==> inputs of job 1078 <==
## top
module top(input clk, rst_raw, up, left, right, down, 
           input [15:0]switches, output dp,a,b,c,d,e,f,g, output [3:0]anode,
           output load_done, output reg fsm_done);
    wire [7:0] A, B;     
    wire [3:0] init_ram_addr, fsm_ram_addr, ram_addr;    
    wire [1:0] rf_w_addr;
    wire rf_w_en;
    wire ram_w_en, init_ram_w_en, fsm_ram_w_en;    
    wire [1:0] reg_r_addr1, reg_r_addr2, reg_r_addr3, reg_r_addr4;
    wire [7:0] init_w_ram_data, fsm_w_ram_data, 
               w_ram_data, r_ram_data;   
    wire acc_en, acc_clear;
    wire done;
    wire [3:0] pp0, pp1;  
    wire [1:0] A1, A2, B1, B2;   
    wire [4:0] acc;  
    wire [4:0] C11, C12, C21, C22;   
    wire up_clean, left_clean, rst, right_clean, down_clean;    
    reg load_en;
    reg load_button;     
    reg start_button;    
    reg C11_button, C12_button, C21_button, C22_button;  
    reg display;     
    debouncer udb(.clk(clk), .raw(up), .clean(up_clean)); 
    debouncer ldb(.clk(clk), .raw(left), .clean(left_clean)); 
    debouncer cdb(.clk(clk), .raw(rst_raw), .clean(rst));  
    debouncer rdb(.clk(clk), .raw(right), .clean(right_clean)); 
    debouncer ddb(.clk(clk), .raw(down), .clean(down_clean)); 
    load_RAM init(.clk(clk), 
                  .rst(rst), 
  ...
clock: 6.6 ns
lec_check: 0
cap_margin: 20
core_margin: 2
core_utilization: 70
cts_cluster_size: 13
setup_slack_margin: -0.66
slew_margin: 20
run.sh (not shown) runs the stock make flow with config.mk's settings and CLKGATE_MAP_FILE=.
==> job 2719: changes against job 1078 <==
==> flow/config.mk (replaced) <==
export PLATFORM = sky130hd
export DESIGN_NAME = top
export DESIGN_NICKNAME = top
export VERILOG_FILES = /design/flow/design.v
export SDC_FILE = /design/flow/constraint.sdc
export NUM_CORES = 4
export LEC_CHECK = 0
export CAP_MARGIN = 0
export CORE_MARGIN = 2
export CORE_UTILIZATION = 71
export CTS_CLUSTER_SIZE = 19
export SETUP_SLACK_MARGIN = -0.23
export SLEW_MARGIN = 20
==> flow/constraint.sdc (replaced) <==
create_clock -name core_clock -period 2.36 [get_ports {clk}]
set_input_delay 0.4720 -clock core_clock [delete_from_list [all_inputs] [get_ports {clk}]]
set_output_delay 0.4720 -clock core_clock [all_outputs]
set_load 0.01 [all_outputs]
==> job 5849: changes against job 1078 <==
==> flow/config.mk (replaced) <==
export PLATFORM = sky130hd
export DESIGN_NAME = top
export DESIGN_NICKNAME = top
export VERILOG_FILES = /design/flow/design.v
export SDC_FILE = /design/flow/constraint.sdc
export NUM_CORES = 4
export LEC_CHECK = 0
export CAP_MARGIN = 40
export CORE_MARGIN = 2
export CORE_UTILIZATION = 71
export CTS_CLUSTER_SIZE = 19
export SLEW_MARGIN = 20
==> flow/constraint.sdc (replaced) <==
create_clock -name core_clock -period 2.36 [get_ports {clk}]
set_input_delay 0.4720 -clock core_clock [delete_from_list [all_inputs] [get_ports {clk}]]
set_output_delay 0.4720 -clock core_clock [all_outputs]
set_load 0.01 [all_outputs]
==> qor summary <==
Worst slew pin tran: job 5849 0.840 ns; job 2719 0.778 ns; job 1078 1.07 ns
Final worst-path setup slack: job 5849 0.0342 ns; job 2719 -0.0899 ns; job 1078 2.90 ns
Final GP Congestion: job 5849 0.872; job 2719 0.861; job 1078 0.857
Core box area: job 5849 0.0159 mm2; job 2719 0.0159 mm2; job 1078 0.0164 mm2
Total stage count of the critical path: job 5849 9; job 2719 8; job 1078 9
Tapcells: job 5849 216; job 2719 216; job 1078 220
Signal buffers share of area: job 5849 9.53%; job 2719 9.16%; job 1078 2.81%
Global-route wire length before repair: job 5849 44700 um; job 2719 43400 um; job 1078 39200 um
Fraction of standard cell area in multi-input logic: job 5849 41.7%; job 2719 41.9%; job 1078 44.7%
Dpl hpwl: job 5849 17700 um; job 2719 17500 um; job 1078 15800 um
Detail-routed net length per standard cell: job 5849 17.3 um; job 2719 16.6 um; job 1078 16.0 um
Capturing point of the worst reg2reg path: job 5849 accum.acc[3]$_SDFFE_PP0P_; job 2719 accum.acc[3]$_SDFFE_PP0P_; job 1078 ram.mem[1][1]$_SDFFCE_PN0P_
Clock network contribution to total cell area: job 5849 6.37%; job 2719 5.74%; job 1078 6.12%
Clk network pwr share: job 5849 20.0%; job 2719 18.8%; job 1078 19.6%
Result of the run: job 5849 timing/DRC/antenna clean; job 2719 finished with violations; job 1078 timing/DRC/antenna clean
Reasons for failing layout checks: job 5849 -; job 2719 negative setup slack; job 1078 -
WHS Endpoint: job 5849 seg.ctrl.PS[0]$_DFF_P_; job 2719 seg.ctrl.PS[0]$_DFF_P_; job 1078 init.count[1]$_SDFFE_PP0P_
Sequential Power: job 5849 7.43 mW; job 2719 7.33 mW; job 1078 2.68 mW
Vertical extent of the die: job 5849 132 um; job 2719 132 um; job 1078 133 um
Total iterations of the first detailed-routing run: job 5849 8; job 2719 5; job 1078 6
Flop pwr share: job 5849 35.2%; job 2719 36.3%; job 1078 40.0%
Crit Path Category: job 5849 flip-flop to flip-flop; job 2719 flip-flop to flip-flop; job 1078 input pin to flip-flop
Inserted Clock Buffers: job 5849 24; job 2719 23; job 1078 24
Worst endpoint data arrival time: job 5849 2.74 ns; job 2719 2.83 ns; job 1078 3.94 ns
Setup repair after global routing missed its margin: job 5849 true; job 2719 -; job 1078 false

---

==> inputs of run X <==
Starting RTL as in the previous note.
==> flow/design.v (excerpt) <==
module top(input clk, rst_raw, up, left, right, down, 
           input [15:0]switches, output dp,a,b,c,d,e,f,g, output [3:0]anode,
           output load_done, output reg fsm_done);
Settings: LEC_CHECK=0, CAP_MARGIN=20, CORE_ASPECT_RATIO=1.03, CORE_MARGIN=2, CORE_UTILIZATION=72, CTS_CLUSTER_DIAMETER=47, GPL_ROUTABILITY_DRIVEN=1, MIN_ROUTING_LAYER=met1, PLACE_DENSITY=0.66, SETUP_SLACK_MARGIN=0.83, SLEW_MARGIN=30, TNS_END_PERCENT=80; clock period 6.21 ns.
==> run G (differences from run X) <==
Settings changed: CORE_ASPECT_RATIO 1.03 to default, CTS_CLUSTER_DIAMETER 47 to default, CTS_CLUSTER_SIZE from default to 21, GPL_ROUTABILITY_DRIVEN 1 to default, MIN_ROUTING_LAYER met1 to default, PLACE_DENSITY 0.66 to default, SETUP_SLACK_MARGIN 0.83 to default, SLEW_MARGIN 30 to 20, TNS_END_PERCENT 80 to default.
==> flow/constraint.sdc (replaced) <==
create_clock -name core_clock -period 2.43 [get_ports {clk}]
set_input_delay 0.4860 -clock core_clock [delete_from_list [all_inputs] [get_ports {clk}]]
set_output_delay 0.4860 -clock core_clock [all_outputs]
set_load 0.01 [all_outputs]
==> summary of the runs <==
- Run X went through all stages and came out clean. Run G ran to the end with violations: negative setup slack.
- Of run G and run X, run X has the higher clock skew (gap 1.5 ps).
- Synthesized cell count is the same in run G and run X.
- Between run X and run G, the lower non-clock buffer count is in run X (gap 116).
- Hold slack: run G is higher than run X (1.0 ps).
- Against run G, the via count of run X is smaller by about 7%.
- Worst setup slack: run G is lower than run X (2800 ps).
- The total power of run G is 2.7 times that of run X.
- Clock power: run G is higher than run X (120%).
- In run X the utilization is lower than in run G, by 5.7 points.
- Flip-flop count is the same in run X and run G.

---

==> 05-08 <==
Starting RTL as in the previous note.
Settings: LEC_CHECK=0, CAP_MARGIN=10, CELL_PAD_IN_SITES_GLOBAL_PLACEMENT=2, CORE_ASPECT_RATIO=0.95, CORE_MARGIN=8, CORE_UTILIZATION=34, GPL_ROUTABILITY_DRIVEN=0, MAX_ROUTING_LAYER=met5, MIN_ROUTING_LAYER=met2, SETUP_SLACK_MARGIN=2.97, SLEW_MARGIN=25, TNS_END_PERCENT=45; clock period 10.0 ns.
==> 09-01: changes against 05-08 <==
Settings changed: CAP_MARGIN 10 to 20, CELL_PAD_IN_SITES_GLOBAL_PLACEMENT 2 to not set, CORE_ASPECT_RATIO 0.95 to not set, CORE_MARGIN 8 to 2, CORE_UTILIZATION 34 to 72, CTS_CLUSTER_DIAMETER set to 224, CTS_CLUSTER_SIZE set to 14, MAX_ROUTING_LAYER met5 to not set, MIN_ROUTING_LAYER met2 to met1, PLACE_DENSITY_LB_ADDON set to 0.16, SETUP_SLACK_MARGIN 2.97 to not set, SLEW_MARGIN 25 to 40, TNS_END_PERCENT 45 to not set.
==> flow/constraint.sdc (replaced) <==
create_clock -name core_clock -period 3.03 [get_ports {clk}]
set_input_delay 0.6060 -clock core_clock [delete_from_list [all_inputs] [get_ports {clk}]]
set_output_delay 0.6060 -clock core_clock [all_outputs]
set_load 0.01 [all_outputs]
==> 06-15: changes against 05-08 <==
Settings changed: CAP_MARGIN 10 to 20, CELL_PAD_IN_SITES_DETAIL_PLACEMENT set to 1, CORE_ASPECT_RATIO 0.95 to not set, CORE_MARGIN 8 to 2, CORE_UTILIZATION 34 to 40, GPL_ROUTABILITY_DRIVEN 0 to not set, MAX_ROUTING_LAYER met5 to not set, MIN_ROUTING_LAYER met2 to not set, SETUP_SLACK_MARGIN 2.97 to not set, SLEW_MARGIN 25 to 20, TNS_END_PERCENT 45 to not set.
==> comparison table <==
quantity                                                    06-15           05-08           09-01
Well-Tap Cells                                                384             442             216
Layout Cell Area excl Fill                             0.0132 mm2      0.0133 mm2      0.0128 mm2
Tightest Pin Transition                                   1.04 ns        0.912 ns        0.693 ns
Status                                   timing/DRC/antenna clean  timing/DRC/antenna clean  timing/DRC/antenna clean
P_int                                                     2.89 mW         2.86 mW         8.69 mW
Vias after detailed routing                                 8,551          11,619           8,854
Clock buffer instance count of the final layout                36              51              31
Floorplan die height                                       174 um          196 um          131 um
Combinational share of cell area                            0.434           0.432           0.447
Placement row count                                            62              66              46
First-pass GRT wire length                                45.0 mm         44.4 mm         39.2 mm
Hold Crit Depth                                                 1               1               2
Largest net degree at the start of global routing              74              58              46
Final worst-path cycle share                                0.425           0.425           0.879
Area of the die                                        0.0304 mm2      0.0403 mm2      0.0172 mm2
Total clock buffers created by CTS                             27              28              20
Switching share of power                                    0.376           0.383           0.390
Sequential share of power                                   0.385           0.384           0.407
Worst min-delay path endpoint                      seg.ctrl.PS[0]  seg.ctrl.PS[0]  seg.ctrl.PS[2]
Routed len/inst                                           16.5 um         16.4 um         16.5 um
Met1 routing resource usage after global routing            0.249               0           0.380
Total routing usage reported by global routing              0.178           0.200           0.280
Power is estimated from default activity; no workload was simulated.
